// CentralProcessingUnit
module CentralProcessingUnit (
  input clock,
  input reset,
  input handInterruptSignalIn,
  input [15:0] IF_memory_read,
  output [15:0] IF_address,
  input [15:0] MEM_memory_read,
  output [1:0] MEM_memory_control,
  output [15:0] MEM_memory_address,
  output [15:0] MEM_target_value,
  output [175:0] register_value
);
For scale: ~33,000 µm² of cells after synthesis.
clock: 5.99 ns
lec_check: 0
cap_margin: 20
core_margin: 2
core_utilization: 60
hold_slack_margin: 0.29
setup_slack_margin: -0.36
slew_margin: 20
run.sh (not shown) runs the stock make flow with config.mk's settings and CLKGATE_MAP_FILE=.
The first run ran to the end with violations: negative setup slack.
Edit:
- CORE_UTILIZATION: 60 -> 68
- CTS_CLUSTER_SIZE: unset -> 80
- HOLD_SLACK_MARGIN: 0.29 -> -0.09
- MAX_ROUTING_LAYER: unset -> met4
- SETUP_SLACK_MARGIN: -0.36 -> unset
- clock period: 5.99 -> 6.66 ns (I/O delays scaled with it)
The changed run finished but fails on negative setup slack.
Non-clock buffer count came out lower by 126.
Utilization rises by 8.4 points.
Power shrinks by 11%.
Area after synthesis does not change.
Hold slack gains 0.0053 ns.
Edit:
- ABC_AREA: unset -> 0
- CORE_UTILIZATION: 68 -> 41
- CTS_CLUSTER_SIZE: 80 -> unset
- HOLD_SLACK_MARGIN: -0.09 -> unset
- MAX_ROUTING_LAYER: met4 -> unset
- PLACE_DENSITY_LB_ADDON: unset -> 0.28
- SETUP_SLACK_MARGIN: unset -> 0.4
- clock period: 6.66 -> 6.57 ns (I/O delays scaled with it)
=>
- The new run reached the layout checks and failed them: negative setup slack
- total power came out higher by a few percent
- sequential power came out lower by a few percent
- die size came out higher by well over a third
- combinational power came out higher by a little under a tenth
- setup slack improves by 0.19 ns
- clock power came out higher by roughly a tenth
- sequential cell count is unchanged
Edit:
- ABC_AREA: 0 -> unset
- CORE_UTILIZATION: 41 -> 13
- PLACE_DENSITY: unset -> 0.6
- PLACE_DENSITY_LB_ADDON: 0.28 -> unset
- SETUP_SLACK_MARGIN: 0.4 -> unset
- clock period: 6.57 -> 15.6 ns (I/O delays scaled with it)
The new run completed without violations.
Setup slack improved by 2.4 ns.
Routed wire length went up by 6.4%.
Synthesized area does not change.
Design area went down by 8.5%.
Synthesized cell count is unchanged.
Edit:
- CAP_MARGIN: 20 -> 0
- CORE_UTILIZATION: 13 -> 70
- CTS_CLUSTER_SIZE: unset -> 42
- clock period: 15.6 -> 6.04 ns (I/O delays scaled with it)
Effect: Now the flow aborted during 5_1_grt (GRT-0232); area after synthesis does not change; die size shrinks by about 80%; synthesized cell count does not change.
Edit:
- CAP_MARGIN: 0 -> 20
- CORE_UTILIZATION: 70 -> 40
- CTS_CLUSTER_SIZE: 42 -> unset
- SETUP_SLACK_MARGIN: unset -> 0.51
- clock period: 6.04 -> 10.8 ns (I/O delays scaled with it)
Outcome:
- The changed run completed with no timing, DRC or antenna violations
- area after synthesis does not change
- die size came out higher by 73%
- synthesized cell count does not change

* * *

Starting RTL as in the previous note.
make LEC_CHECK=0 CAP_MARGIN=20 CORE_MARGIN=2 CORE_UTILIZATION=57 GPL_ROUTABILITY_DRIVEN=0 GPL_TIMING_DRIVEN=1 PLACE_DENSITY=0.64 SETUP_SLACK_MARGIN=1.12 SLEW_MARGIN=30 TNS_END_PERCENT=60 finish   # period 7.11 ns
The baseline finished but fails on negative setup slack.
Rerun with:
- CORE_UTILIZATION: 57 -> 32
- GPL_ROUTABILITY_DRIVEN: 0 -> default
- GPL_TIMING_DRIVEN: 1 -> default
- PLACE_DENSITY: 0.64 -> 0.6
- SETUP_SLACK_MARGIN: 1.12 -> default
- SLEW_MARGIN: 30 -> 20
- TNS_END_PERCENT: 60 -> default
- clock period: 7.11 -> 10.8 ns (I/O delays scaled with it)
What happened: The changed run went through all stages and came out clean; clock skew goes down by 0.017 ns; final cell count goes up by 3.4%; power goes down by 40%.
Rerun with:
- CORE_UTILIZATION: 32 -> 58
- clock period: 10.8 -> 6.04 ns (I/O delays scaled with it)
=> With this change the flow reached the layout checks and failed them: negative setup slack; final area climbs by 13%; sequential cell count is unchanged; die size drops by 44%; critical path depth climbs by 4.
Power is estimated from default activity; no workload was simulated.
